$ cat flow/run.sh
#!/bin/bash
# the make line also repeats each setting of config.mk as NAME=value (left out here)
make -C /OpenROAD-flow-scripts/flow DESIGN_CONFIG=/design/flow/config.mk WORK_HOME=/design/flow/orfs CLKGATE_MAP_FILE= finish
$ cat flow/config.mk
export PLATFORM = sky130hd
export DESIGN_NAME = arm_core
export DESIGN_NICKNAME = arm_core
export VERILOG_FILES = /design/flow/design.v
export SDC_FILE = /design/flow/constraint.sdc
export NUM_CORES = 4
export LEC_CHECK = 0
export ABC_AREA = 1
export CAP_MARGIN = 0
export CELL_PAD_IN_SITES_DETAIL_PLACEMENT = 1
export CELL_PAD_IN_SITES_GLOBAL_PLACEMENT = 1
export CORE_ASPECT_RATIO = 0.94
export CORE_MARGIN = 7
export CORE_UTILIZATION = 22
export CTS_CLUSTER_SIZE = 72
export HOLD_SLACK_MARGIN = 0.01
export MAX_ROUTING_LAYER = met4
export MIN_ROUTING_LAYER = met2
export PLACE_DENSITY = 0.6
export SLEW_MARGIN = 30
$ cat flow/constraint.sdc
create_clock -name core_clock -period 9.06 [get_ports {clk}]
set_input_delay 1.8120 -clock core_clock [delete_from_list [all_inputs] [get_ports {clk}]]
set_output_delay 1.8120 -clock core_clock [all_outputs]
set_load 0.01 [all_outputs]
$ cat flow/design.v
module Mux2to1 #(
    parameter DATA_WIDTH = 32   
)(
    input [DATA_WIDTH-1:0] in0,   
    input [DATA_WIDTH-1:0] in1,   
    input sel,                    
    output reg [DATA_WIDTH-1:0] out  
);
    always @(*) begin
        out = (sel == 1'b0) ? in0 : in1;
    end
endmodule
module Adder (
    input  [31:0]  a,
    input  [31:0]  b, 
    output [31:0] out
);
	reg [31:0] result;
	always@(*) begin
		result = a + b;     
	end
	assign out = result;
endmodule
module pc_incrementer (
    input [31:0] pc_in,
    output [31:0] pc_out
);
    assign pc_out = pc_in + 32'd1;  
endmodule
module branch_mux (
    input branch_taken,           
    input [31:0] branch_address,  
    input [31:0] next_pc,         
    output reg [31:0] pc_out      
);
    always @(*) begin
        if (branch_taken) begin
            pc_out = branch_address;  
        end else begin
            pc_out = next_pc;         
        end
    end
endmodule
module program_counter (
    input clk,                 
    input reset,               
    input freeze,              
    input [31:0] next_address,  
    output reg [31:0] pc        
);
    always @(posedge clk or posedge reset) begin
        if (reset) begin
            pc <= 32'b0;  
        end else if (!freeze) begin
            pc <= next_address;  
        end
    end
endmodule
module IF_Stage (
    input clk,                      
    input rst,                      
    input freeze,                   
    input Branch_taken,             
    input [31:0] BranchAddr,        
    input [31:0] imem_data,         
    output [31:0] PC,               
    output [31:0] Instruction       
);
    wire [31:0] next_address;        
    wire [31:0] selected_address;    
    program_counter pc_module (
        .clk(clk),
        .reset(rst),
        .freeze(freeze & ~Branch_taken),  
        .next_address(selected_address),  
        .pc(PC)
    );
    pc_incrementer pc_inc (
        .pc_in(PC),
        .pc_out(next_address)
    );
    branch_mux branch_selector (
        .branch_taken(Branch_taken),
        .branch_address(BranchAddr),
        .next_pc(next_address),
        .pc_out(selected_address)
    );
    assign Instruction = imem_data;
endmodule
module IF_Stage_Reg (
    input clk,                      
    input rst,                      
    input freeze,                   
    input flush,                    
    input [31:0] PC_in,             
    input [31:0] Instruction_in,    
    output reg [31:0] PC,           
    output reg [31:0] Instruction   
);
    always @(posedge clk or posedge rst) begin
        if (rst) begin
            PC <= 32'b0;
            Instruction <= 32'b0;
        end else if (flush) begin
            PC <= 32'b0;
            Instruction <= 32'b0;
        end else if (!freeze) begin
            PC <= PC_in;
            Instruction <= Instruction_in;
        end
    end
endmodule
module ConditionCheck(
    input [3:0] condition,
    input [3:0] status,
    output reg result
);
    wire n, z, c, v;
    assign {z, c, n, v} = status;
always @(condition, n, z, c, v) begin
        result = 1'b0;
        case (condition)
            4'b0000: result = z;              
            4'b0001: result = ~z;             
            4'b0010: result = c;              
            4'b0011: result = ~c;             
            4'b0100: result = n;              
            4'b0101: result = ~n;             
            4'b0110: result = v;              
            4'b0111: result = ~v;             
            4'b1000: result = c & ~z;         
            4'b1001: result = ~c | z;         
            4'b1010: result = (n == v);       
            4'b1011: result = (n != v);       
            4'b1100: result = ~z & (n == v);  
            4'b1101: result = z & (n != v);   
            4'b1110: result = 1'b1;           
            default: result = 1'b0;
        endcase
    end
endmodule
module ControlUnit(
    input [1:0] mode,
    input [3:0] opcode,
    input sIn,
    output reg [3:0] aluCmd,
    output reg memRead, memWrite,
    output reg wbEn, branch, sOut
);
    always @(mode, opcode, sIn) begin
        aluCmd = 4'd0;
        {memRead, memWrite} = 2'd0;
        {wbEn, branch, sOut} = 3'd0;
        case (opcode)
            4'b1101: aluCmd = 4'b0001;  
            4'b1111: aluCmd = 4'b1001;  
            4'b0100: aluCmd = 4'b0010;  
            4'b0101: aluCmd = 4'b0011;  
            4'b0010: aluCmd = 4'b0100;  
            4'b0110: aluCmd = 4'b0101;  
            4'b0000: aluCmd = 4'b0110;  
            4'b1100: aluCmd = 4'b0111;  
            4'b0001: aluCmd = 4'b1000;  
            4'b1010: aluCmd = 4'b0100;  
            4'b1000: aluCmd = 4'b0110;  
            default: aluCmd = 4'b0001;
        endcase
        case (mode)
            2'b00: begin
                sOut = sIn;
                wbEn = (opcode == 4'b1010 || opcode == 4'b1000) ? 1'b0 : 1'b1;
            end
            2'b01: begin
                wbEn = sIn;
                memRead = sIn;
                memWrite = ~sIn;
            end
            2'b10: branch = 1'b1;
            default:;
        endcase
    end
endmodule
module RegisterFile (
    input clk, rst,
    input [3:0] src1, src2, Dest_wb,
    input [31:0] Result_WB,
    input writeBackEn,
    output [31:0] Val_Rn,Val_Rm 
);
    reg [31:0] register_array [15:0];
    assign Val_Rn = register_array[src1];
    assign Val_Rm = register_array[src2];
    integer i;
    always @(negedge clk) begin
        if (rst) begin
            for (i = 0; i < 16; i = i + 1) begin
                register_array[i] <= 32'b0;
            end
        end else if (writeBackEn) begin
            register_array[Dest_wb] <= Result_WB;
        end
    end
endmodule
module ID_Stage (
    input clk,                
    input rst,                
    input [31:0] Instruction,  
    input [31:0] Result_WB,    
    input writeBackEn,         
    input [3:0] Dest_wb,       
    input hazard,              
    input [3:0] SR,            
    output WB_EN,              
    output MEM_R_EN,           
    output MEM_W_EN,           
    output [3:0] EXE_CMD,      
    output [31:0] Val_Rn,      
    output [31:0] Val_Rm,      
    output imm,                
    output [11:0] Shift_operand,  
    output signed [23:0] Signed_imm_24,  
    output [3:0] Dest,         
    output [3:0] src1,         
    output [3:0] src2,         
    output B,
    output S,
    output Two_src             
);
    wire [3:0] cond_code;           
    wire [1:0] mode;                
    wire [3:0] opcode;              
    wire cond_result;               
    wire ctrl_wbEn, ctrl_memRead, ctrl_memWrite, ctrl_branch, ctrl_s;
    wire [3:0] reg_src2;            
    wire [3:0] ctrl_aluCmd;         
    wire cond_final;                
    assign cond_code = Instruction[31:28];
    assign mode = Instruction[27:26];
    assign opcode = Instruction[24:21];
    assign imm = Instruction[25];
    assign Shift_operand = Instruction[11:0];
    assign Signed_imm_24 = Instruction[23:0];
    assign Dest = Instruction[15:12];
    assign src1 = Instruction[19:16];
    assign Two_src = ~imm | ctrl_memWrite;
    ConditionCheck condition_check(
        .condition(cond_code),
        .status(SR),
        .result(cond_result)
    );
    ControlUnit control_unit(
        .mode(mode),
        .opcode(opcode),
        .sIn(Instruction[20]),
        .aluCmd(ctrl_aluCmd),
        .memRead(ctrl_memRead),
        .memWrite(ctrl_memWrite),
        .wbEn(ctrl_wbEn),
        .branch(ctrl_branch),
        .sOut(ctrl_s)
    );
    RegisterFile rf(
        .clk(clk),
        .rst(rst),
        .src1(Instruction[19:16]),
        .src2(reg_src2),
        .Dest_wb(Dest_wb),
        .Result_WB(Result_WB),
        .writeBackEn(writeBackEn),
        .Val_Rn(Val_Rn),
        .Val_Rm(Val_Rm)
    );
    Mux2to1 #(.DATA_WIDTH(4)) mux_regSrc2(
        .in0(Instruction[3:0]),
        .in1(Instruction[15:12]),
        .sel(ctrl_memWrite),
        .out(reg_src2)
    );
    assign cond_final = ~cond_result | hazard;
    assign src2 = reg_src2;
    Mux2to1 #(.DATA_WIDTH(9)) mux_ctrlSignals(
        .in0({ctrl_aluCmd, ctrl_memRead, ctrl_memWrite, ctrl_wbEn, ctrl_branch, ctrl_s}),
        .in1(9'd0),
        .sel(cond_final),
        .out({EXE_CMD, MEM_R_EN, MEM_W_EN, WB_EN, B, S})
    );
endmodule
module ID_Stage_Reg (
    input clk,                
    input rst,                
    input flush,              
    input WB_EN_IN,           
    input MEM_R_EN_IN,        
    input MEM_W_EN_IN,        
    input B_in,               
    input S_in,               
    input [3:0] EXE_CMD_IN,   
    input [31:0] PC_IN,       
    input [31:0] Val_Rn_IN,   
    input [31:0] Val_Rm_IN,   
    input imm_IN,             
    input signed [11:0] Shift_operand_IN,  
    input [23:0] Signed_imm_24_IN,         
    input [3:0] Dest_IN,      
    input [3:0] SR_in,
    output reg WB_EN,         
    output reg MEM_R_EN,      
    output reg MEM_W_EN,      
    output reg [3:0] EXE_CMD,  
    output reg [31:0] PC,     
    output reg [31:0] Val_Rn,  
    output reg [31:0] Val_Rm,  
    output reg imm,           
    output reg [11:0] Shift_operand,  
    output reg [23:0] Signed_imm_24,  
    output reg [3:0] Dest,     
    output reg B_out,
    output reg S_out,
    output reg [3:0] SR_out
);
    always @(posedge clk or posedge rst) begin
        if (rst) begin
            WB_EN <= 1'b0;
            MEM_R_EN <= 1'b0;
            MEM_W_EN <= 1'b0;
            B_out <= 1'b0;
            S_out <= 1'b0;
            EXE_CMD <= 4'b0;
            PC <= 32'b0;
            Val_Rn <= 32'b0;
            Val_Rm <= 32'b0;
            imm <= 1'b0;
            Shift_operand <= 12'b0;
            Signed_imm_24 <= 24'b0;
            Dest <= 4'b0;
            SR_out <= 4'b0;
        end else if (flush) begin
            WB_EN <= 1'b0;
            MEM_R_EN <= 1'b0;
            MEM_W_EN <= 1'b0;
            B_out <= 1'b0;
            S_out <= 1'b0;
            EXE_CMD <= 4'b0;
            PC <= 32'b0;
            Val_Rn <= 32'b0;
            Val_Rm <= 32'b0;
            imm <= 1'b0;
            Shift_operand <= 12'b0;
            Signed_imm_24 <= 24'b0;
            Dest <= 4'b0;
            SR_out <= 4'b0;
        end else begin
            WB_EN <= WB_EN_IN;
            MEM_R_EN <= MEM_R_EN_IN;
            MEM_W_EN <= MEM_W_EN_IN;
            B_out <= B_in;
            S_out <= S_in;
            EXE_CMD <= EXE_CMD_IN;
            PC <= PC_IN;
            Val_Rn <= Val_Rn_IN;
            Val_Rm <= Val_Rm_IN;
            imm <= imm_IN;
            Shift_operand <= Shift_operand_IN;
            Signed_imm_24 <= Signed_imm_24_IN;
            Dest <= Dest_IN;
            SR_out <= SR_in;
        end
    end
endmodule
module Val2_Generator
(
    input       [11:0]    shifter_operand,
    input                           imm, is_for_memory,
    input   [31:0]       val_Rm,
    output reg [31:0]   val2_out
);
    reg [31:0]  _32bit_immd_temp;
    always @(*) begin
        _32bit_immd_temp = {24'b0, shifter_operand[7:0]};
        if(is_for_memory == 1'b1)
            val2_out = {20'b0, shifter_operand};
        else if(imm == 1'b1) begin
            val2_out = (_32bit_immd_temp >> {shifter_operand[11:8], 1'b0}) |
                       (_32bit_immd_temp << (6'd32 - {shifter_operand[11:8], 1'b0}));
        end
        else begin
            case (shifter_operand[6:5])
                00: begin
                    val2_out = val_Rm << shifter_operand[11:7];
                end
                01: begin
                    val2_out = val_Rm >> shifter_operand[11:7];
                end
                10: begin
                    val2_out = val_Rm >>> shifter_operand[11:7];
                end
                11: begin
                    val2_out = (val_Rm >> shifter_operand[11:7]) |
                               (val_Rm << (6'd32 - shifter_operand[11:7]));
                end
                default:begin
                    val2_out = val_Rm << shifter_operand[11:7];
                end
            endcase
        end
    end
endmodule
module ALU
(
    input       [31:0]   val1, val2,
    input                           carry,
    input       [3:0]               EX_command,
    output  [31:0]   res,
    output  [3:0]               SR
);
    reg V1, C1;
    wire N1, Z1;
    reg [32:0] temp_res;
    assign res = temp_res[31:0];
    assign SR = {Z1, C1, N1, V1};
    assign N1 = res[31];
    assign Z1 = |res ? 0:1;
    always @(*) begin
        V1 = 1'b0;
        C1 = 1'b0;
        case (EX_command)
            4'b0001: begin
                temp_res = val2;
            end
            4'b1001: begin
                temp_res = ~val2;
            end
            4'b0010: begin
                temp_res = val1 + val2;
                C1 = temp_res[32];
                V1 = (val1[31] ~^ val2[31]) & (temp_res[31] ^ val1[31]);
            end
            4'b0011: begin
                temp_res = val1 + val2 + carry;
                C1 = temp_res[32];
                V1 = (val1[31] ~^ val2[31]) & (temp_res[31] ^ val1[31]);
            end
            4'b0100: begin
                temp_res = {val1[31], val1} - {val2[31], val2};
                C1 = temp_res[32];
                V1 = (val1[31] ^ val2[31]) & (temp_res[31] ^ val1[31]);
            end
            4'b0101: begin
                temp_res = val1 - val2 - {31'b0,~carry}; 
                C1 = temp_res[32];
                V1 = (val1[31] ^ val2[31]) & (temp_res[31] ^ val1[31]);
            end
            4'b0110: begin
                temp_res = val1 & val2;
            end
            4'b0111: begin
                temp_res = val1 | val2;
            end
            4'b1000: begin
                temp_res = val1 ^ val2;
            end
            4'b1100: begin
                temp_res = {val1[31], val1} - {val2[31], val2};
                C1 = temp_res[32];
                V1 = (val1[31] ^ val2[31]) & (temp_res[31] ^ val1[31]);
            end
            4'b1110: begin
                temp_res = val1 & val2;
            end
            4'b1010: begin
                temp_res = val1 + val2;
            end
            4'b1010: begin
                temp_res = val1 - val2;
            end
            default:
                temp_res = 32'b0;
        endcase
    end
endmodule
module EXE_Stage
(
  input                    clk,
  input                    rst,
  input  [31:0] pc_in,
  input  [23:0] signed_immediate,
  input  [3:0] EX_command,
  input  [3:0] SR_in,
  input  [11:0] shifter_operand,
  input  [3:0] dst_in,
  input  mem_read_in, mem_write_in, imm, WB_en_in, B_in,
  input  [31:0] val_Rn_in, val_Rm_in,
  output [3:0] dst_out,
  output [3:0] SR_out,
  output [31:0] ALU_res,
  output [31:0] val_Rm_out,
  output [31:0] branch_address,
  output mem_read_out, mem_write_out, WB_en_out, B_out,
  output [31:0] pc 
);
  wire [31:0] val2;
  wire is_for_memory;
  Adder Adder_Inst(
    .a(pc_in + 1'b1),
    .b({{(8){signed_immediate[23]}}, signed_immediate}),
    .out(branch_address)
  );
  wire [31:0] alu_src1;
  wire [31:0] alu_src2;
  Val2_Generator Val2_Generator_Inst(
    .val_Rm(val_Rm_in),
    .shifter_operand(shifter_operand),
    .imm(imm),
    .is_for_memory(is_for_memory),
    .val2_out(val2)
	);
  ALU ALU_Inst(
    .val1(val_Rn_in),
    .val2(val2),
    .EX_command(EX_command),
    .carry(SR_in[2]),
    .res(ALU_res),
    .SR(SR_out)
  );
  assign is_for_memory = mem_read_in | mem_write_in;
  assign pc = pc_in;
  assign dst_out = dst_in;
	assign mem_read_out = mem_read_in;
	assign mem_write_out = mem_write_in;
  assign WB_en_out = WB_en_in;
  assign B_out = B_in;
  assign val_Rm_out = val_Rm_in;
endmodule
module EXE_Stage_Reg
(
  input                    clk,
  input                    rst,
  input  [31:0] pc_in,
  input  [3:0] dst_in,
  input  mem_read_in, mem_write_in, WB_en_in,
  input  [31:0] val_Rm_in,
  input [31:0] ALU_res_in,
  output reg [3:0] dst_out,
  output reg [31:0] ALU_res_out,
  output reg [31:0] val_Rm_out,
  output reg mem_read_out, mem_write_out, WB_en_out,
  output reg [31:0] pc 
);
always @(posedge clk, posedge rst) begin
    if(rst) begin
      pc <= 0;
      dst_out <=  0;
      ALU_res_out <= 0;
      val_Rm_out <= 0;
      mem_read_out <= 0;
      mem_write_out <= 0;
      WB_en_out <= 0;
    end
    else begin
      pc <= pc_in;
      dst_out <= dst_in;
      ALU_res_out <= ALU_res_in;
      val_Rm_out <= val_Rm_in;
      mem_read_out <= mem_read_in;
      mem_write_out <= mem_write_in;
      WB_en_out <= WB_en_in;
    end
end
endmodule
module MEM_Reg
(
    input                       clk,
    input                       rst,
    input [3:0] dst,
    input [31:0] ALU_res,
    input [31:0] mem,
    input mem_read, WB_en,
    output reg [3:0] dst_out,
    output reg [31:0] ALU_res_out,
    output reg [31:0] mem_out,
    output reg mem_read_out, WB_en_out
);
always @(posedge clk, posedge rst) begin
    if(rst) begin
        dst_out <= 0;
        ALU_res_out <= 0;
        mem_out <= 0;
        mem_read_out <= 0;
        WB_en_out <= 0;
    end
    else begin
        dst_out <= dst;
        ALU_res_out <= ALU_res;
        mem_out <= mem;
        mem_read_out <= mem_read;
        WB_en_out <= WB_en;
    end
end
endmodule
module WB_Stage
(
    input                    clk,
    input                    rst,
    input [3:0] dst,
    input [31:0] ALU_res,
    input [31:0] mem,
    input mem_read, WB_en,
    output [3:0] WB_Dest,
    output WB_en_out,
    output [31:0] WB_Value
);
assign WB_Dest = dst;
assign WB_en_out = WB_en;
Mux2to1 #(.DATA_WIDTH(32)) MUX_2_to_1_Reg_File (
		.in0(ALU_res), .in1(mem),
		.sel(mem_read),
		.out(WB_Value)
	);
endmodule
module Status_Reg
(
    input            clk,
    input            rst,
    input            load,
    input      [3:0] status_in,
    output reg [3:0] status
);
    always @(negedge clk or posedge rst) begin
  if(rst) begin
    status <= 0;
  end  
  else if(load) begin
    status <= status_in;
  end
  else begin
    status <= status;
  end    
 end
endmodule
module HazardUnit(
    input [3:0] rn, rdm,
    input twoSrc,
    input [3:0] destEx, destMem,
    input wbEnEx, wbEnMem,  
    output reg hazard
);
   always @(*) begin
        hazard = 1'b0;
        if (wbEnEx) begin
            if ((rn == destEx) || (twoSrc && (rdm == destEx))) begin
                hazard = 1'b1;
            end
        end
        if (wbEnMem) begin
            if ((rn == destMem) || (twoSrc && (rdm == destMem))) begin
                hazard = 1'b1;
            end
        end
    end
endmodule
module arm_core (
    input         clk,
    input         rst,
    output [7:0]  imem_addr,
    input  [31:0] imem_data,
    output [5:0]  dmem_addr,
    output [31:0] dmem_wdata,
    output        dmem_we,
    input  [31:0] dmem_rdata,
    output        wb_en,
    output [3:0]  wb_dest,
    output [31:0] wb_value
);
  wire [31:0] IF_stage_pc_out;
  wire [31:0] IF_stage_instruction_out;
  wire [31:0] branch_address;
  wire EXE_stage_B_out;
  wire hazard_detected;
  IF_Stage IF_Stage_Inst (
    .clk(clk),
    .rst(rst),
    .freeze(hazard_detected),
    .Branch_taken(EXE_stage_B_out),
    .BranchAddr(branch_address),
    .imem_data(imem_data),
    .PC(IF_stage_pc_out),
    .Instruction(IF_stage_instruction_out)
  );
  assign imem_addr = IF_stage_pc_out[7:0];
  wire [31:0] IF_reg_pc_out;
  wire [31:0] IF_reg_instruction_out;
  IF_Stage_Reg IF_Reg_Inst (
    .clk(clk),
    .rst(rst),
    .freeze(hazard_detected),
    .flush(EXE_stage_B_out),
    .PC_in(IF_stage_pc_out),
    .Instruction_in(IF_stage_instruction_out),
    .PC(IF_reg_pc_out),
    .Instruction(IF_reg_instruction_out)
  );
  wire [3:0]  ID_stage_reg_file_dst;
  wire [3:0]  ID_stage_reg_file_src1, ID_stage_reg_file_src2;
  wire [31:0] ID_stage_val_Rn, ID_stage_val_Rm;
  wire [23:0] ID_stage_signed_immediate;
  wire [11:0] ID_stage_shifter_operand;
  wire [3:0]  ID_stage_EX_command_out;
  wire [3:0]  status;
  wire ID_stage_mem_read_out, ID_stage_mem_write_out, ID_stage_WB_en_out,
       ID_stage_Imm_out, ID_stage_B_out, ID_stage_SR_update_out;
  wire [3:0]  WB_Stage_dst_out;
  wire [31:0] WB_Value;
  wire WB_Stage_WB_en_out;
  wire has_src1;
  ID_Stage ID_Stage_Inst (
    .clk(clk),
    .rst(rst),
    .hazard(hazard_detected),
    .Instruction(IF_reg_instruction_out),
    .Dest_wb(WB_Stage_dst_out),
    .Result_WB(WB_Value),
    .writeBackEn(WB_Stage_WB_en_out),
    .SR(status),
    .Dest(ID_stage_reg_file_dst),
    .Val_Rn(ID_stage_val_Rn), .Val_Rm(ID_stage_val_Rm),
    .Signed_imm_24(ID_stage_signed_immediate),
    .Shift_operand(ID_stage_shifter_operand),
    .EXE_CMD(ID_stage_EX_command_out),
    .MEM_R_EN(ID_stage_mem_read_out), .MEM_W_EN(ID_stage_mem_write_out),
    .WB_EN(ID_stage_WB_en_out),
    .imm(ID_stage_Imm_out),
    .B(ID_stage_B_out),
    .S(ID_stage_SR_update_out),
    .Two_src(has_src1),
    .src1(ID_stage_reg_file_src1),
    .src2(ID_stage_reg_file_src2)
  );
  wire [31:0] ID_reg_pc_out;
  wire [3:0]  ID_reg_reg_file_dst_out;
  wire [31:0] ID_reg_val_Rn_out, ID_reg_val_Rm_out;
  wire [23:0] ID_reg_signed_immediate_out;
  wire [11:0] ID_reg_shifter_operand_out;
  wire [3:0]  ID_reg_SR_out, ID_reg_EX_command_out;
  wire ID_reg_mem_read_out, ID_reg_mem_write_out, ID_reg_WB_en_out,
       ID_reg_Imm_out, ID_reg_B_out, ID_reg_SR_update_out;
  ID_Stage_Reg ID_Reg_Inst (
    .clk(clk),
    .rst(rst),
    .flush(EXE_stage_B_out),
    .PC_IN(IF_reg_pc_out),
    .Dest_IN(ID_stage_reg_file_dst),
    .Val_Rn_IN(ID_stage_val_Rn), .Val_Rm_IN(ID_stage_val_Rm),
    .Signed_imm_24_IN(ID_stage_signed_immediate),
    .Shift_operand_IN(ID_stage_shifter_operand),
    .EXE_CMD_IN(ID_stage_EX_command_out),
    .MEM_R_EN_IN(ID_stage_mem_read_out), .MEM_W_EN_IN(ID_stage_mem_write_out),
    .WB_EN_IN(ID_stage_WB_en_out),
    .imm_IN(ID_stage_Imm_out),
    .B_in(ID_stage_B_out),
    .S_in(ID_stage_SR_update_out),
    .PC(ID_reg_pc_out),
    .Dest(ID_reg_reg_file_dst_out),
    .Val_Rn(ID_reg_val_Rn_out), .Val_Rm(ID_reg_val_Rm_out),
    .Signed_imm_24(ID_reg_signed_immediate_out),
    .Shift_operand(ID_reg_shifter_operand_out),
    .EXE_CMD(ID_reg_EX_command_out),
    .MEM_R_EN(ID_reg_mem_read_out), .MEM_W_EN(ID_reg_mem_write_out),
    .WB_EN(ID_reg_WB_en_out),
    .imm(ID_reg_Imm_out),
    .B_out(ID_reg_B_out),
    .S_out(ID_reg_SR_update_out),
    .SR_in(status),
    .SR_out(ID_reg_SR_out)
  );
  wire [31:0] EXE_stage_pc_out;
  wire [3:0]  EXE_stage_reg_file_dst_out;
  wire [31:0] EXE_stage_val_Rm_out;
  wire [3:0]  EXE_stage_SR_out;
  wire [31:0] ALU_res;
  wire EXE_stage_mem_read_out, EXE_stage_mem_write_out, EXE_stage_WB_en_out;
  EXE_Stage EXE_Stage_Inst (
    .clk(clk),
    .rst(rst),
    .pc_in(ID_reg_pc_out),
    .signed_immediate(ID_reg_signed_immediate_out),
    .EX_command(ID_reg_EX_command_out),
    .SR_in(ID_reg_SR_out),
    .shifter_operand(ID_reg_shifter_operand_out),
    .dst_in(ID_reg_reg_file_dst_out),
    .mem_read_in(ID_reg_mem_read_out), .mem_write_in(ID_reg_mem_write_out),
    .imm(ID_reg_Imm_out),
    .WB_en_in(ID_reg_WB_en_out),
    .B_in(ID_reg_B_out),
    .val_Rn_in(ID_reg_val_Rn_out), .val_Rm_in(ID_reg_val_Rm_out),
    .dst_out(EXE_stage_reg_file_dst_out),
    .SR_out(EXE_stage_SR_out),
    .ALU_res(ALU_res),
    .val_Rm_out(EXE_stage_val_Rm_out),
    .branch_address(branch_address),
    .mem_read_out(EXE_stage_mem_read_out), .mem_write_out(EXE_stage_mem_write_out),
    .WB_en_out(EXE_stage_WB_en_out),
    .B_out(EXE_stage_B_out),
    .pc(EXE_stage_pc_out)
  );
  wire [31:0] EXE_reg_pc_out;
  wire [3:0]  EXE_reg_dst_out;
  wire [31:0] EXE_reg_ALU_res_out;
  wire [31:0] EXE_reg_val_Rm_out;
  wire EXE_reg_mem_read_out, EXE_reg_mem_write_out, EXE_reg_WB_en_out;
  EXE_Stage_Reg EXE_Reg_Inst (
    .clk(clk),
    .rst(rst),
    .pc_in(EXE_stage_pc_out),
    .dst_in(EXE_stage_reg_file_dst_out),
    .mem_read_in(EXE_stage_mem_read_out), .mem_write_in(EXE_stage_mem_write_out),
    .WB_en_in(EXE_stage_WB_en_out),
    .val_Rm_in(EXE_stage_val_Rm_out),
    .ALU_res_in(ALU_res),
    .dst_out(EXE_reg_dst_out),
    .ALU_res_out(EXE_reg_ALU_res_out),
    .val_Rm_out(EXE_reg_val_Rm_out),
    .mem_read_out(EXE_reg_mem_read_out), .mem_write_out(EXE_reg_mem_write_out),
    .WB_en_out(EXE_reg_WB_en_out),
    .pc(EXE_reg_pc_out)
  );
  wire [31:0] Mem_Stage_mem_out;
  assign dmem_addr  = EXE_reg_ALU_res_out[7:2];
  assign dmem_wdata = EXE_reg_val_Rm_out;
  assign dmem_we    = EXE_reg_mem_write_out;
  assign Mem_Stage_mem_out = EXE_reg_mem_read_out ? dmem_rdata : 32'b0;
  wire [3:0]  Mem_Reg_dst_out;
  wire [31:0] Mem_Reg_ALU_res_out;
  wire [31:0] Mem_Reg_mem_out;
  wire Mem_Reg_read_out, Mem_Reg_WB_en_out;
  MEM_Reg Mem_Reg_Inst (
    .clk(clk),
    .rst(rst),
    .dst(EXE_reg_dst_out),
    .ALU_res(EXE_reg_ALU_res_out),
    .mem(Mem_Stage_mem_out),
    .mem_read(EXE_reg_mem_read_out),
    .WB_en(EXE_reg_WB_en_out),
    .dst_out(Mem_Reg_dst_out),
    .ALU_res_out(Mem_Reg_ALU_res_out),
    .mem_out(Mem_Reg_mem_out),
    .mem_read_out(Mem_Reg_read_out),
    .WB_en_out(Mem_Reg_WB_en_out)
  );
  WB_Stage WB_Stage_Inst (
    .clk(clk),
    .rst(rst),
    .dst(Mem_Reg_dst_out),
    .ALU_res(Mem_Reg_ALU_res_out),
    .mem(Mem_Reg_mem_out),
    .mem_read(Mem_Reg_read_out),
    .WB_en(Mem_Reg_WB_en_out),
    .WB_Dest(WB_Stage_dst_out),
    .WB_en_out(WB_Stage_WB_en_out),
    .WB_Value(WB_Value)
  );
  assign wb_en    = WB_Stage_WB_en_out;
  assign wb_dest  = WB_Stage_dst_out;
  assign wb_value = WB_Value;
  Status_Reg Status_Reg_Inst (
    .clk(clk),
    .rst(rst),
    .load(ID_reg_SR_update_out),
    .status_in(EXE_stage_SR_out),
    .status(status)
  );
  HazardUnit Hazard_Detection_Unit_Inst (
    .rn(ID_stage_reg_file_src1),
    .rdm(ID_stage_reg_file_src2),
    .destEx(ID_reg_reg_file_dst_out),
    .destMem(EXE_reg_dst_out),
    .wbEnEx(ID_reg_WB_en_out),
    .wbEnMem(EXE_reg_WB_en_out),
    .twoSrc(has_src1),
    .hazard(hazard_detected)
  );
endmodule
==> metrics.cfg, run 1 <==
[outcome]
run_status=finished with violations
violatedChecks=setup timing

[worst_setup_path]
flop2flop_setup_slack_ns=-0.87
cpLargestDelayFamily=simple AND/OR/NAND/NOR gates
crit_path_end_kind=register
r2r-start=ID_Reg_Inst.Signed_imm_24[7]
crit_startpoint=ID_Reg_Inst.Signed_imm_24[7]
path_depth=39
cp_num_buf_inv=7
crit_path_max_fanout=10
cp_arrival_ns=5.96
criticalPathCategory=reg -> reg
worst_path_largest_cell_delay_ns=0.47
worst_path_most_repeated_cell=sky130_fd_sc_hd__nand2_1
crit_path_end=Status_Reg_Inst.status[0]
crit_slowest_cell=sky130_fd_sc_hd__dfrtp_2
worst_r2r_path_depth=39
r2r-end=Status_Reg_Inst.status[0]
worst_ep_required_time_ns=5.09
timing.critical_path.from_type=register

[final_timing]
final-hold-violation-count=0
transition_time_of_the_tightest_slew_check_pin_ns=1.14
tns_ns=-3.35
setup-violations-final=4
slew_viol_final=0
whs_ns=0.343
max_slew_margin=0.234
rsz0062_at_grt=yes
setup_ws_ns=-0.874
worst_skew_ns=0.128

[global_route]
grt_pass1_vias=88886
globalRouteTotalUtil=0.389
grt_total_ovfl=0
grt_pass1_wl_um=449000
antenna_violations_before_repair=1
grt_start_max_net_pins=145

[synthesis]
cell_with_the_most_instances_after_synthesis=sky130_fd_sc_hd__nand2_1
synth_sequential_area_ratio=0.430
adder_cell_share_of_the_synthesized_area=0.0406
synth_largest_type_area_fraction=0.292
synth.yosys.chip_area_um2=52700
syn_inst=7112
avgSynthCellArea_um2=7.41
topCellsByArea=sky130_fd_sc_hd__edfxtp_1 29%, sky130_fd_sc_hd__dfrtp_1 14%, sky130_fd_sc_hd__nand2_1 10%
multiplexer_area_fraction_after_synthesis=0.000403
synth_warnings=17
topCombFamilyByArea=simple AND/OR/NAND/NOR gates
syn_nets=7346
synth-main-ff-cell=sky130_fd_sc_hd__edfxtp_1
post_synth_ao_oa_area_fraction=0.161
yosys.area_share.xor_xnor=0.00385
synthSimpleGateAreaFrac=0.270
largest_area_cell=sky130_fd_sc_hd__edfxtp_1
ys_cells=7112
synth_area_um2=52700
edf_count=512
synth-async-reset-ratio=0.363
synth_flop_count=804
synthDistinctLibCells=63
common_cells=1426 x sky130_fd_sc_hd__nand2_1, 935 x sky130_fd_sc_hd__nor2_1, 788 x sky130_fd_sc_hd__inv_1, 692 x sky130_fd_sc_hd__nand3_1, 625 x sky130_fd_sc_hd__o21ai_0

[place]
post-dp-hpwl_um=231000
number_of_i_o_port_buffers=149
dpl-instance-area_um2=66300
place_congestion=1.05
dpl_worst_slack_ns=-1.35

[hold_path]
worst_hold_path_type=reg -> reg
hold_start=EXE_Reg_Inst.ALU_res_out[13]
worst_hold_path.endpoint=Mem_Reg_Inst.ALU_res_out[13]
min_delay_path_depth=0

[die]
die.size.x_um=519
fp-utilization=0.221
chip_area_um2=254000
core_region_area_um2=239000
dieHeight_um=489
placement_rows=174
floorplan.io_pins=150

[cts]
clock-sinks=804
clockRootBuffer=sky130_fd_sc_hd__clkbuf_16
hold_buffers=0
cts_inserted_buffers=100
insertion_delay_ns=0.83
clk_pin_slew_ns=0.07
clock_tree.buffer_depth=3
cts-htree-levels=3
cts_tree=built

[run]
maxCapViolations=0
number_of_warnings_in_the_stage_logs=645

[finish]
syn_to_final_growth_pct=40.3
layout.filler_cells=29076
layout.nets=8899
layout.cell_area.non_filler_um2=74000

[routing]
route.vias.total=81504
post_drt_wl_per_cell_um=27.3
drcViolationCount=0
drt.antenna.violating_nets=0
drtPass1Iterations=26
total_wirelength_um=326000
avgViaCountPerCell=6.81
detail_route.iter0.violations=16721

==> final cells by class <==
cell class,instances,area [µm²],area share
Antenna cell,52,130,0.00176
Clock buffer,114,2620,0.0354
Clock inverter,586,2820,0.0381
Inverter,826,3140,0.0424
Multi-Input combinational cell,5037,27100,0.366
Sequential cell,804,22700,0.307
Tap cell,3168,3960,0.0536
Timing Repair Buffer,1384,11500,0.155
==> repair_timing <==
action                                 4_1_cts  5_1_grt
buffers inserted                            18       16
pin swaps                                   37       58
gates resized                              201      240
gates cloned                                 1        1
setup endpoints to repair                    4        4
endpoints found under the hold margin        0        0
==> per-stage QoR <==
step,util,cells
3_3_place_gp,0.277,11181
6_report,0.310,11971
5_1_grt,0.310,11924
3_5_place_dp,0.278,11182
2_1_floorplan,-,7112
4_1_cts,0.304,11900
==> layer usage <==
layer | wire length, µm | global-route usage | vias to the layer above
met4 | 34100 | 0.105 | 0
met3 | 141000 | 0.515 | 3164
met2 | 151000 | 0.427 | 24461
li1 | - | - | 26739
met5 | 0 | - | -
met1 | 0 | - | 27140
==> run 2: changes to the inputs <==
Settings changed: CELL_PAD_IN_SITES_GLOBAL_PLACEMENT 1 to default, CORE_ASPECT_RATIO 0.94 to default, CORE_UTILIZATION 22 to 40, CTS_CLUSTER_SIZE 72 to default, MAX_ROUTING_LAYER met4 to default, MIN_ROUTING_LAYER met2 to default, SLEW_MARGIN 30 to 10.
Clock period 9.06 ns to 16.0 ns, I/O delays scaled along.
==> metrics.cfg, run 2 <==
[routing]
post_drt_wl_per_cell_um=27.8  ; +1.8%
drt.antenna.violating_nets=0  ; unchanged
drtPass1Iterations=8  ; -69%
avgViaCountPerCell=6.02  ; -12%
route.vias.total=56604  ; -31%
detail_route.iter0.violations=6446  ; -61%
total_wirelength_um=261000  ; -20%
drcViolationCount=0  ; unchanged

[worst_setup_path]
worst_path_most_repeated_cell=sky130_fd_sc_hd__nand2_1
crit_path_end=Status_Reg_Inst.status[3]
worst_r2r_path_depth=38  ; -2.6%
crit_slowest_cell=sky130_fd_sc_hd__fa_1
flop2flop_setup_slack_ns=0.94  ; +1.81 ns
crit_startpoint=ID_Reg_Inst.Signed_imm_24[9]
r2r-end=Status_Reg_Inst.status[3]
cp_num_buf_inv=9  ; +2
crit_path_max_fanout=49  ; +39
worst_ep_required_time_ns=8.52  ; +3.43 ns
path_depth=38  ; -2.6%
criticalPathCategory=reg -> reg
r2r-start=ID_Reg_Inst.Signed_imm_24[9]
cpLargestDelayFamily=simple AND/OR/NAND/NOR gates
crit_path_end_kind=register
timing.critical_path.from_type=register
worst_path_largest_cell_delay_ns=0.47  ; about the same
cp_arrival_ns=7.59  ; +1.63 ns

[hold_path]
min_delay_path_depth=0  ; unchanged
worst_hold_path_type=reg -> reg
worst_hold_path.endpoint=Mem_Reg_Inst.ALU_res_out[16]
hold_start=EXE_Reg_Inst.ALU_res_out[16]

[global_route]
grt_total_ovfl=0  ; unchanged
globalRouteTotalUtil=0.352  ; -0.0370
grt_start_max_net_pins=146  ; +0.69%
grt_pass1_wl_um=375000  ; -16%
antenna_violations_before_repair=21  ; +20
grt_pass1_vias=58294  ; -34%

[run]
number_of_warnings_in_the_stage_logs=638  ; -1.1%
maxCapViolations=0  ; unchanged

[synthesis]
common_cells=1426 x sky130_fd_sc_hd__nand2_1, 935 x sky130_fd_sc_hd__nor2_1, 788 x sky130_fd_sc_hd__inv_1, 692 x sky130_fd_sc_hd__nand3_1, 625 x sky130_fd_sc_hd__o21ai_0
syn_inst=7112  ; unchanged
synth-async-reset-ratio=0.363  ; unchanged
topCombFamilyByArea=simple AND/OR/NAND/NOR gates
multiplexer_area_fraction_after_synthesis=0.000403  ; unchanged
adder_cell_share_of_the_synthesized_area=0.0406  ; unchanged
avgSynthCellArea_um2=7.41  ; unchanged
synth_flop_count=804  ; unchanged
synth-main-ff-cell=sky130_fd_sc_hd__edfxtp_1
largest_area_cell=sky130_fd_sc_hd__edfxtp_1
synth.yosys.chip_area_um2=52700  ; unchanged
synthDistinctLibCells=63  ; unchanged
post_synth_ao_oa_area_fraction=0.161  ; unchanged
cell_with_the_most_instances_after_synthesis=sky130_fd_sc_hd__nand2_1
ys_cells=7112  ; unchanged
synth_sequential_area_ratio=0.430  ; unchanged
syn_nets=7346  ; unchanged
synth_largest_type_area_fraction=0.292  ; unchanged
edf_count=512  ; unchanged
yosys.area_share.xor_xnor=0.00385  ; unchanged
topCellsByArea=sky130_fd_sc_hd__edfxtp_1 29%, sky130_fd_sc_hd__dfrtp_1 14%, sky130_fd_sc_hd__nand2_1 10%
synthSimpleGateAreaFrac=0.270  ; unchanged
synth_area_um2=52700  ; unchanged
synth_warnings=17  ; unchanged

[final_timing]
max_slew_margin=0.0889  ; -0.145
worst_skew_ns=0.110  ; -0.0188 ns
transition_time_of_the_tightest_slew_check_pin_ns=1.37  ; +0.222 ns
tns_ns=0  ; +3.35 ns
rsz0062_at_grt=no
final-hold-violation-count=0  ; unchanged
setup-violations-final=0  ; -4
slew_viol_final=0  ; unchanged

[cts]
insertion_delay_ns=0.77  ; -0.06 ns
clock-sinks=804  ; unchanged
cts_tree=built
cts-htree-levels=3  ; unchanged
cts_resized=0  ; -100%
cts_inserted_buffers=94  ; -6.0%
clock_tree.buffer_depth=3  ; unchanged
post-cts-setup-buffers=0  ; -18
hold_buffers=0  ; unchanged
clockRootBuffer=sky130_fd_sc_hd__clkbuf_16
clk_pin_slew_ns=0.07  ; about the same

[place]
place_congestion=0.988  ; -5.9%
number_of_i_o_port_buffers=149  ; unchanged
post-dp-hpwl_um=179000  ; -23%

[finish]
layout.filler_cells=16614  ; -43%
layout.nets=7796  ; -12%
syn_to_final_growth_pct=15.6

[outcome]
run_status=finished clean

[die]
core_region_area_um2=131000  ; -45%
dieHeight_um=377  ; -23%
fp-utilization=0.402  ; +0.181
placement_rows=133  ; -24%
floorplan.io_pins=150  ; unchanged
die.size.x_um=377  ; -27%
chip_area_um2=142000  ; -44%

-- run 2: per-layer routing --
metal	global-route usage	vias to the layer above	part of all wire
met4	0.243	12	0.080
met2	0.540	3414	0.43
met3	0.0859	946	0.10
li1	-	24601	-
met5	0	-	0.00034
met1	0.436	27631	0.38
-- run 2: area by class of cell --
type                    instances  area, µm²  area share
well taps                    1755       2200      0.0360
clock buffers                 101       2400      0.0393
flip-flops and latches        804      22700       0.372
inverters                     826       3130      0.0513
clock inverters               584       2720      0.0447
repair buffers                287       2600      0.0427
multi-input cells            5037      25200       0.413
diodes                         13       32.5    0.000534
-- run 2: per-stage QoR --
stage	util	hold slack [ns]	setup slack, ns	instance area (µm²)	std cells
finish	0.465	0.334	0.939	61000	9407
global route	0.465	0.338	0.614	60900	9403
detailed placement	0.426	0.336	1.23	55800	8710
CTS	0.465	0.336	1.10	60900	9394
global placement	0.426	0.332	1.29	55800	8710
floorplan	-	0.331	0.388	52700	7112
==> run 3: changes to the inputs <==
Settings changed: CAP_MARGIN 0 to 20, CELL_PAD_IN_SITES_DETAIL_PLACEMENT 1 to default, CORE_MARGIN 7 to 2, CORE_UTILIZATION 40 to 58, CTS_CLUSTER_DIAMETER from default to 360, CTS_CLUSTER_SIZE from default to 19, HOLD_SLACK_MARGIN 0.01 to default, SLEW_MARGIN 10 to 20.
Clock period 16.0 ns to 10.8 ns, I/O delays scaled along.
==> metrics.cfg, run 3 <==
[outcome]
run_status=finished clean

[run]
number_of_warnings_in_the_stage_logs=647  ; +1.4%
maxCapViolations=0  ; unchanged

[synthesis]
topCombFamilyByArea=simple AND/OR/NAND/NOR gates
largest_area_cell=sky130_fd_sc_hd__edfxtp_1
synth_flop_count=804  ; unchanged
synth_largest_type_area_fraction=0.292  ; unchanged
common_cells=1426 x sky130_fd_sc_hd__nand2_1, 935 x sky130_fd_sc_hd__nor2_1, 788 x sky130_fd_sc_hd__inv_1, 692 x sky130_fd_sc_hd__nand3_1, 625 x sky130_fd_sc_hd__o21ai_0
yosys.area_share.xor_xnor=0.00385  ; unchanged
topCellsByArea=sky130_fd_sc_hd__edfxtp_1 29%, sky130_fd_sc_hd__dfrtp_1 14%, sky130_fd_sc_hd__nand2_1 10%
syn_inst=7112  ; unchanged
synth_sequential_area_ratio=0.430  ; unchanged
edf_count=512  ; unchanged
ys_cells=7112  ; unchanged
multiplexer_area_fraction_after_synthesis=0.000403  ; unchanged
synth.yosys.chip_area_um2=52700  ; unchanged
syn_nets=7346  ; unchanged
post_synth_ao_oa_area_fraction=0.161  ; unchanged
synth_area_um2=52700  ; unchanged
avgSynthCellArea_um2=7.41  ; unchanged
synth-main-ff-cell=sky130_fd_sc_hd__edfxtp_1
synth_warnings=17  ; unchanged
cell_with_the_most_instances_after_synthesis=sky130_fd_sc_hd__nand2_1
synthDistinctLibCells=63  ; unchanged
synth-async-reset-ratio=0.363  ; unchanged
synthSimpleGateAreaFrac=0.270  ; unchanged
adder_cell_share_of_the_synthesized_area=0.0406  ; unchanged

[hold_path]
min_delay_path_depth=0  ; unchanged
worst_hold_path_type=reg -> reg
hold_start=EXE_Reg_Inst.ALU_res_out[9]
worst_hold_path.endpoint=Mem_Reg_Inst.ALU_res_out[9]

[worst_setup_path]
r2r-start=ID_Reg_Inst.Signed_imm_24[7]
path_depth=36  ; -5.3%
cpLargestDelayFamily=simple AND/OR/NAND/NOR gates
cp_num_buf_inv=5  ; -4
timing.critical_path.from_type=register
crit_path_max_fanout=25  ; -49%
criticalPathCategory=reg -> reg
crit_path_end=Status_Reg_Inst.status[0]
flop2flop_setup_slack_ns=0.21  ; -0.73 ns
worst_ep_required_time_ns=5.88  ; -2.64 ns
worst_path_largest_cell_delay_ns=0.52  ; +0.05 ns
crit_startpoint=ID_Reg_Inst.Signed_imm_24[7]
worst_r2r_path_depth=36  ; -5.3%
worst_path_most_repeated_cell=sky130_fd_sc_hd__nand2_1
cp_arrival_ns=5.67  ; -1.92 ns
crit_slowest_cell=sky130_fd_sc_hd__dfrtp_2
crit_path_end_kind=register
r2r-end=Status_Reg_Inst.status[0]

[routing]
post_drt_wl_per_cell_um=25.2  ; -9.3%
avgViaCountPerCell=6.29  ; +4.5%
drt.antenna.violating_nets=0  ; unchanged
route.vias.total=56433  ; -0.30%
total_wirelength_um=226000  ; -13%
drcViolationCount=0  ; unchanged
drtPass1Iterations=14  ; +6
detail_route.iter0.violations=9241  ; +43%

[global_route]
grt_total_ovfl=0  ; unchanged
grt_pass1_wl_um=326000  ; -13%
grt_pass1_vias=53366  ; -8.5%
antenna_violations_before_repair=24  ; +14%
grt_start_max_net_pins=150  ; +2.7%
globalRouteTotalUtil=0.470  ; +0.119

[finish]
syn_to_final_growth_pct=15.5
logic_area_um2=25500  ; +1.2%
layout.filler_cells=7593  ; -54%
layout.cell_area.non_filler_um2=60900  ; -0.10%
sequential_cell_area_um2=22700  ; about the same
final_core_util=0.677  ; +0.212
layout.nets=7998  ; +2.6%

[place]
post-dp-hpwl_um=154000  ; -13%
number_of_i_o_port_buffers=149  ; unchanged
place_congestion=1.13  ; +15%
dpl-instance-area_um2=57100  ; +2.2%

[cts]
cts_tree=built
hold_buffers=0  ; unchanged
clock-sinks=804  ; unchanged
cts-htree-levels=2  ; -1
clock_tree.buffer_depth=3  ; unchanged
clk_pin_slew_ns=0.09  ; +0.02 ns
cts_inserted_buffers=48  ; -49%
insertion_delay_ns=0.71  ; -0.06 ns
clockRootBuffer=sky130_fd_sc_hd__clkbuf_16

[final_timing]
whs_ns=0.354  ; +0.0205 ns
slew_viol_final=0  ; unchanged
transition_time_of_the_tightest_slew_check_pin_ns=1.31  ; -0.0528 ns
tns_ns=0  ; unchanged
max_slew_margin=0.119  ; +0.0299
final-hold-violation-count=0  ; unchanged
rsz0062_at_grt=yes
setup-violations-final=0  ; unchanged
worst_skew_ns=0.0829  ; -0.0267 ns

[die]
dieHeight_um=305  ; -19%
chip_area_um2=93300  ; -34%
floorplan.io_pins=150  ; unchanged
placement_rows=110  ; -17%
fp-utilization=0.586  ; +0.184
die.size.x_um=305  ; -19%
core_region_area_um2=90000  ; -31%

## run 3: repair_timing
item	in CTS	in global routing
gates resized	0	99
setup endpoints to repair	0	4
setup buffers	0	11
hold endpoints to repair	0	0
## run 3: area by class of cell
| cell class | count | area share |
|---|---|---|
| antenna | 8 | 0.000329 |
| clock buffer | 60 | 0.0212 |
| clock inverter | 530 | 0.0344 |
| inverter | 826 | 0.0515 |
| multi-input combinational | 5037 | 0.418 |
| sequential | 804 | 0.373 |
| tap | 1176 | 0.0242 |
| timing repair buffer | 535 | 0.0773 |
## run 3: per-stage QoR
stage | cells | worst slack, ns
final | 8976 | 0.212
after detailed placement | 8366 | 0.120
after global routing | 8970 | -0.104
after CTS | 8955 | 0.0557
after floorplan | 7112 | 0.162
after global placement | 8366 | 0.133
## run 3: per-layer routing
layer | routed length, µm | vias up | GRT usage
li1 | - | 24946 | -
met1 | 76600 | 25668 | 0.567
met2 | 95700 | 4587 | 0.708
met3 | 32300 | 1216 | 0.138
met4 | 21300 | 16 | 0.369
met5 | 115 | - | 0
==> run 4: changes to the inputs <==
Settings changed: ABC_AREA 1 to default, CAP_MARGIN 20 to 0, CORE_UTILIZATION 58 to 68, CTS_CLUSTER_DIAMETER 360 to 59, CTS_CLUSTER_SIZE 19 to default, PLACE_DENSITY 0.6 to default, SETUP_SLACK_MARGIN from default to 2.08.
Clock period 10.8 ns to 8.29 ns, I/O delays scaled along.
==> metrics.cfg, run 4 <==
[die]
chip_area_um2=77800  ; -17%
fp-utilization=0.688  ; +0.103
placement_rows=100  ; -9.1%
dieHeight_um=279  ; -8.7%
floorplan.io_pins=150  ; unchanged
die.size.x_um=279  ; -8.7%
core_region_area_um2=74700  ; -17%

[cts]
cts-htree-levels=3  ; +1
cts_inserted_buffers=84  ; +75%
clock-sinks=804  ; unchanged
clock_tree.buffer_depth=3  ; unchanged
clockRootBuffer=sky130_fd_sc_hd__clkbuf_16

[synthesis]
cell_with_the_most_instances_after_synthesis=sky130_fd_sc_hd__nor2_1
edf_count=512  ; unchanged
topCellsByArea=sky130_fd_sc_hd__edfxtp_1 30%, sky130_fd_sc_hd__dfrtp_1 14%, sky130_fd_sc_hd__mux4_2 8.4%
largest_area_cell=sky130_fd_sc_hd__edfxtp_1
multiplexer_area_fraction_after_synthesis=0.116  ; +0.116
post_synth_ao_oa_area_fraction=0.159  ; -0.00126
synth_largest_type_area_fraction=0.299  ; +0.00740
synth_sequential_area_ratio=0.441  ; +0.0109
adder_cell_share_of_the_synthesized_area=0.0428  ; +0.00220
synth.yosys.chip_area_um2=51400  ; -2.5%
synth_area_um2=51400  ; -2.5%
common_cells=736 x sky130_fd_sc_hd__nor2_1, 589 x sky130_fd_sc_hd__nand2_1, 512 x sky130_fd_sc_hd__edfxtp_1, 325 x sky130_fd_sc_hd__clkbuf_1, 288 x sky130_fd_sc_hd__dfrtp_1
avgSynthCellArea_um2=9.95  ; +34%
syn_nets=5400  ; -26%
syn_inst=5166  ; -27%
synth-async-reset-ratio=0.363  ; unchanged
yosys.area_share.xor_xnor=0.0218  ; +0.0180
synth_flop_count=804  ; unchanged
synth-main-ff-cell=sky130_fd_sc_hd__edfxtp_1
ys_cells=5166  ; -27%
topCombFamilyByArea=simple AND/OR/NAND/NOR gates
synth_warnings=17  ; unchanged
synthDistinctLibCells=112  ; +78%
synthSimpleGateAreaFrac=0.173  ; -0.0975

[global_route]
grt_total_ovfl=4125
globalRouteTotalUtil=1.02

[place]
post-dp-hpwl_um=154000  ; -0.32%
dpl-instance-area_um2=61200  ; +7.3%
dpl_worst_slack_ns=-2.73  ; -2.85 ns
place_congestion=1.23  ; +8.7%
number_of_i_o_port_buffers=149  ; unchanged

[outcome]
toolErrorMsg=[ERROR GRT-0116] Global routing finished with congestion. Check the congestion regions in the DRC Viewer.
last-stage-reached=5_1_grt
run_status=aborted with a tool error

-- run 4: per-stage QoR --
step | cells | utilization | TNS (ns) | hold WS, ns
CTS | 7686 | 0.925 | -8.84 | 0.362
detailed placement | 6917 | 0.820 | -10.40 | 0.336
global placement | 6917 | 0.820 | -9.84 | 0.333
floorplan | 5166 | - | -6.98 | 0.331
-- run 4: routing by layer --
layer  global-route usage  overflow
met4                 1.07      1016
met5                0.912       110
met2                 1.11      2030
met1                0.959       395
met3                0.956       574
-- run 4: what timing repair did --
action,CTS
gates resized,390
gates cloned,35
setup endpoints to repair,1050
pin swaps,76
hold buffers,0
buffers inserted,73
==> run 5: changes to the inputs <==
Settings changed: ABC_AREA from default to 1, CAP_MARGIN 0 to 20, CELL_PAD_IN_SITES_DETAIL_PLACEMENT from default to 2, CELL_PAD_IN_SITES_GLOBAL_PLACEMENT from default to 0, CORE_MARGIN 2 to 5, CORE_UTILIZATION 68 to 40, CTS_CLUSTER_DIAMETER 59 to default, CTS_CLUSTER_SIZE from default to 93, MAX_ROUTING_LAYER from default to met4, PLACE_DENSITY_LB_ADDON from default to 0.28, SETUP_SLACK_MARGIN 2.08 to 1.73, SLEW_MARGIN 20 to 15, TNS_END_PERCENT from default to 30.
Clock period 8.29 ns to 11.7 ns, I/O delays scaled along.
==> metrics.cfg, run 5 <==
[die]
chip_area_um2=139000  ; +79%
placement_rows=133  ; +33%
dieHeight_um=373  ; +34%
fp-utilization=0.401  ; -0.287
floorplan.io_pins=150  ; unchanged
die.size.x_um=373  ; +34%
core_region_area_um2=131000  ; +76%

[place]
number_of_i_o_port_buffers=149  ; unchanged
post-dp-hpwl_um=242000  ; +57%
dpl_worst_slack_ns=-0.709  ; +2.02 ns
place.detailed.instances=8992  ; +30%
dpl-instance-area_um2=58200  ; -4.9%
place_congestion=1.07  ; -13%

[synthesis]
synthDistinctLibCells=63  ; -44%
synth_flop_count=804  ; unchanged
cell_with_the_most_instances_after_synthesis=sky130_fd_sc_hd__nand2_1
synth_area_um2=52700  ; +2.5%
synth-main-ff-cell=sky130_fd_sc_hd__edfxtp_1
syn_inst=7112  ; +38%
topCombFamilyByArea=simple AND/OR/NAND/NOR gates
topCellsByArea=sky130_fd_sc_hd__edfxtp_1 29%, sky130_fd_sc_hd__dfrtp_1 14%, sky130_fd_sc_hd__nand2_1 10%
largest_area_cell=sky130_fd_sc_hd__edfxtp_1
synthSimpleGateAreaFrac=0.270  ; +0.0975
synth_sequential_area_ratio=0.430  ; -0.0109
adder_cell_share_of_the_synthesized_area=0.0406  ; -0.00220
synth-async-reset-ratio=0.363  ; unchanged
synth_warnings=17  ; unchanged
syn_nets=7346  ; +36%
ys_cells=7112  ; +38%
common_cells=1426 x sky130_fd_sc_hd__nand2_1, 935 x sky130_fd_sc_hd__nor2_1, 788 x sky130_fd_sc_hd__inv_1, 692 x sky130_fd_sc_hd__nand3_1, 625 x sky130_fd_sc_hd__o21ai_0
avgSynthCellArea_um2=7.41  ; -26%
post_synth_ao_oa_area_fraction=0.161  ; +0.00126
yosys.area_share.xor_xnor=0.00385  ; -0.0180
synth.yosys.chip_area_um2=52700  ; +2.5%
edf_count=512  ; unchanged
multiplexer_area_fraction_after_synthesis=0.000403  ; -0.116
synth_largest_type_area_fraction=0.292  ; -0.00740

[outcome]
run_status=aborted with a tool error
toolErrorMsg=[ERROR DPL-0033] detailed placement checks failed during check placement.
last-stage-reached=4_1_cts

-- run 5: through the flow --
step                      utilization  hold slack [ns]
after floorplan                     -            0.331
after detailed placement        0.444            0.336
after global placement          0.444            0.332
==> run 6: changes to the inputs <==
Settings changed: ABC_AREA 1 to default, CELL_PAD_IN_SITES_DETAIL_PLACEMENT 2 to default, CELL_PAD_IN_SITES_GLOBAL_PLACEMENT 0 to default, CORE_MARGIN 5 to 2, CORE_UTILIZATION 40 to 43, CTS_CLUSTER_SIZE 93 to default, MAX_ROUTING_LAYER met4 to default, PLACE_DENSITY from default to 0.6, PLACE_DENSITY_LB_ADDON 0.28 to default, SETUP_SLACK_MARGIN 1.73 to default, SLEW_MARGIN 15 to 20, TNS_END_PERCENT 30 to default.
Clock period 11.7 ns to 15.7 ns, I/O delays scaled along.
==> metrics.cfg, run 6 <==
[final_timing]
transition_time_of_the_tightest_slew_check_pin_ns=1.17
slew_viol_final=0
final-hold-violation-count=0
setup-violations-final=0
tns_ns=0
rsz0062_at_grt=no
max_slew_margin=0.215
worst_skew_ns=0.0558

[finish]
layout.cell_area.non_filler_um2=62100
layout.filler_cells=10799
layout.nets=6147
sequential_cell_area_um2=22700
syn_to_final_growth_pct=20.7
logic_area_um2=26800

[worst_setup_path]
worst_path_largest_cell_delay_ns=0.55
timing.critical_path.from_type=register
crit_slowest_cell=sky130_fd_sc_hd__fa_1
crit_path_end=Status_Reg_Inst.status[3]
flop2flop_setup_slack_ns=0.42
worst_ep_required_time_ns=8.49
crit_path_end_kind=register
path_depth=26
criticalPathCategory=reg -> reg
cp_num_buf_inv=4
crit_startpoint=ID_Reg_Inst.Signed_imm_24[7]
cp_arrival_ns=8.08
crit_path_max_fanout=31
worst_r2r_path_depth=26
cpLargestDelayFamily=simple AND/OR/NAND/NOR gates
r2r-end=Status_Reg_Inst.status[3]
r2r-start=ID_Reg_Inst.Signed_imm_24[7]

[routing]
drtPass1Iterations=8
avgViaCountPerCell=6.18
drcViolationCount=0
detail_route.iter0.violations=5761
post_drt_wl_per_cell_um=29.4
route.vias.total=46955
drt.antenna.violating_nets=0
total_wirelength_um=224000

[synthesis]
synth_warnings=17  ; unchanged
synth_flop_count=804  ; unchanged
common_cells=736 x sky130_fd_sc_hd__nor2_1, 589 x sky130_fd_sc_hd__nand2_1, 512 x sky130_fd_sc_hd__edfxtp_1, 325 x sky130_fd_sc_hd__clkbuf_1, 288 x sky130_fd_sc_hd__dfrtp_1
topCellsByArea=sky130_fd_sc_hd__edfxtp_1 30%, sky130_fd_sc_hd__dfrtp_1 14%, sky130_fd_sc_hd__mux4_2 8.4%
synth-async-reset-ratio=0.363  ; unchanged
synth.yosys.chip_area_um2=51400  ; -2.5%
synthDistinctLibCells=112  ; +78%
synth_area_um2=51400  ; -2.5%
yosys.area_share.xor_xnor=0.0218  ; +0.0180
syn_nets=5400  ; -26%
largest_area_cell=sky130_fd_sc_hd__edfxtp_1
adder_cell_share_of_the_synthesized_area=0.0428  ; +0.00220
synth_largest_type_area_fraction=0.299  ; +0.00740
cell_with_the_most_instances_after_synthesis=sky130_fd_sc_hd__nor2_1
synth_sequential_area_ratio=0.441  ; +0.0109
syn_inst=5166  ; -27%
topCombFamilyByArea=simple AND/OR/NAND/NOR gates
edf_count=512  ; unchanged
synth-main-ff-cell=sky130_fd_sc_hd__edfxtp_1
post_synth_ao_oa_area_fraction=0.159  ; -0.00126
avgSynthCellArea_um2=9.95  ; +34%
ys_cells=5166  ; -27%
synthSimpleGateAreaFrac=0.173  ; -0.0975
multiplexer_area_fraction_after_synthesis=0.116  ; +0.116

[run]
number_of_warnings_in_the_stage_logs=648
maxCapViolations=0

[place]
place_congestion=1.04  ; -2.8%
dpl-instance-area_um2=56800  ; -2.5%
number_of_i_o_port_buffers=149  ; unchanged
post-dp-hpwl_um=156000  ; -36%

[global_route]
grt_pass1_vias=46042
grt_start_max_net_pins=156
grt_pass1_wl_um=321000
grt_total_ovfl=0
antenna_violations_before_repair=19
globalRouteTotalUtil=0.362

[cts]
clockRootBuffer=sky130_fd_sc_hd__clkbuf_16
clk_pin_slew_ns=0.07
insertion_delay_ns=0.70
clock-sinks=804
clock_tree.buffer_depth=3
hold_buffers=0
cts_inserted_buffers=91
cts-htree-levels=3
cts_tree=built

[hold_path]
worst_hold_path_type=reg -> reg
hold_start=EXE_Reg_Inst.ALU_res_out[0]
worst_hold_path.endpoint=Mem_Reg_Inst.ALU_res_out[0]
min_delay_path_depth=0

[die]
fp-utilization=0.434  ; +0.0327
chip_area_um2=122000  ; -12%
floorplan.io_pins=150  ; unchanged
dieHeight_um=350  ; -6.2%
die.size.x_um=350  ; -6.2%
placement_rows=126  ; -5.3%
core_region_area_um2=118000  ; -9.8%

[outcome]
run_status=finished clean

[run 6: layout make-up]
| type | instances | area share |
|---|---|---|
| clock inverter | 579 | 0.0429 |
| antenna | 8 | 0.000323 |
| tap | 1600 | 0.0323 |
| sequential | 804 | 0.366 |
| timing repair buffer | 559 | 0.0769 |
| clock buffer | 102 | 0.0394 |
| inverter | 180 | 0.0110 |
| multi-input combinational | 3765 | 0.431 |
[run 6: stage by stage]
step	worst slack [ns]	std cells	util	hold slack (ns)
after floorplan	0.169	5166	-	0.331
after global placement	0.162	6903	0.479	0.334
after detailed placement	0.326	6904	0.480	0.335
after CTS	0.257	7584	0.523	0.349
after global routing	0.109	7592	0.524	0.353
final	0.417	7597	0.524	0.349
[run 6: per-layer routing]
layer	vias to the layer above	wire, µm	track usage
met2	2600	102000	0.568
met3	529	19800	0.0646
li1	20456	-	-
met1	23356	90400	0.484
met5	-	97	0
met4	14	11300	0.174
[run 6: what timing repair did]
| item | in CTS | in global routing |
|---|---|---|
| hold endpoints to repair | 0 | 0 |
| setup buffers | 0 | 4 |
| setup endpoints to repair | 0 | 1 |
| resized | 0 | 5 |
==> run 7: changes to the inputs <==
Settings changed: CORE_UTILIZATION 43 to 56, PLACE_DENSITY 0.6 to default, SETUP_SLACK_MARGIN from default to 2.33.
Clock period 15.7 ns to 9.54 ns, I/O delays scaled along.
==> metrics.cfg, run 7 <==
[synthesis]
yosys.area_share.xor_xnor=0.0218  ; unchanged
ys_cells=5166  ; unchanged
topCombFamilyByArea=simple AND/OR/NAND/NOR gates
edf_count=512  ; unchanged
synth-async-reset-ratio=0.363  ; unchanged
topCellsByArea=sky130_fd_sc_hd__edfxtp_1 30%, sky130_fd_sc_hd__dfrtp_1 14%, sky130_fd_sc_hd__mux4_2 8.4%
syn_inst=5166  ; unchanged
synth_sequential_area_ratio=0.441  ; unchanged
largest_area_cell=sky130_fd_sc_hd__edfxtp_1
cell_with_the_most_instances_after_synthesis=sky130_fd_sc_hd__nor2_1
post_synth_ao_oa_area_fraction=0.159  ; unchanged
synth_warnings=17  ; unchanged
common_cells=736 x sky130_fd_sc_hd__nor2_1, 589 x sky130_fd_sc_hd__nand2_1, 512 x sky130_fd_sc_hd__edfxtp_1, 325 x sky130_fd_sc_hd__clkbuf_1, 288 x sky130_fd_sc_hd__dfrtp_1
syn_nets=5400  ; unchanged
synth_area_um2=51400  ; unchanged
synth_flop_count=804  ; unchanged
synth.yosys.chip_area_um2=51400  ; unchanged
adder_cell_share_of_the_synthesized_area=0.0428  ; unchanged
multiplexer_area_fraction_after_synthesis=0.116  ; unchanged
avgSynthCellArea_um2=9.95  ; unchanged
synthSimpleGateAreaFrac=0.173  ; unchanged
synth-main-ff-cell=sky130_fd_sc_hd__edfxtp_1
synthDistinctLibCells=112  ; unchanged
synth_largest_type_area_fraction=0.299  ; unchanged

[cts]
hold_buffers=0  ; unchanged
clock-sinks=804  ; unchanged
clockRootBuffer=sky130_fd_sc_hd__clkbuf_16
cts_inserted_buffers=85  ; -6.6%
cts-htree-levels=3  ; unchanged
clock_tree.buffer_depth=3  ; unchanged

[outcome]
last-stage-reached=5_1_grt
run_status=aborted with a tool error
toolErrorMsg=[ERROR GRT-0232] Routing congestion too high. Check the congestion heatmap in the GUI.

[die]
floorplan.io_pins=150  ; unchanged
die.size.x_um=307  ; -12%
chip_area_um2=94200  ; -23%
placement_rows=111  ; -12%
core_region_area_um2=91400  ; -23%
fp-utilization=0.563  ; +0.128
dieHeight_um=307  ; -12%

[place]
number_of_i_o_port_buffers=149  ; unchanged
place.detailed.instances=7211  ; +4.4%
dpl-instance-area_um2=62200  ; +9.5%
place_congestion=1.13  ; +8.7%
post-dp-hpwl_um=161000  ; +3.4%

[global_route]
grt_total_ovfl=90
globalRouteTotalUtil=0.788

-- run 7: per-stage QoR --
step,TNS [ns],setup WS [ns]
after floorplan,-4.48,-1.48
after global placement,-8.52,-2.32
after CTS,-6.53,-1.91
after detailed placement,-8.85,-2.34
-- run 7: metal layers --
metal | overflow | track usage
met2 | 46 | 0.910
met4 | 28 | 0.729
met5 | 0 | 0.593
met3 | 9 | 0.680
met1 | 7 | 0.794
-- run 7: what timing repair did --
action	4_1_cts
gates resized	404
buffers inserted	52
pin swaps	76
gates cloned	44
setup endpoints to repair	1032
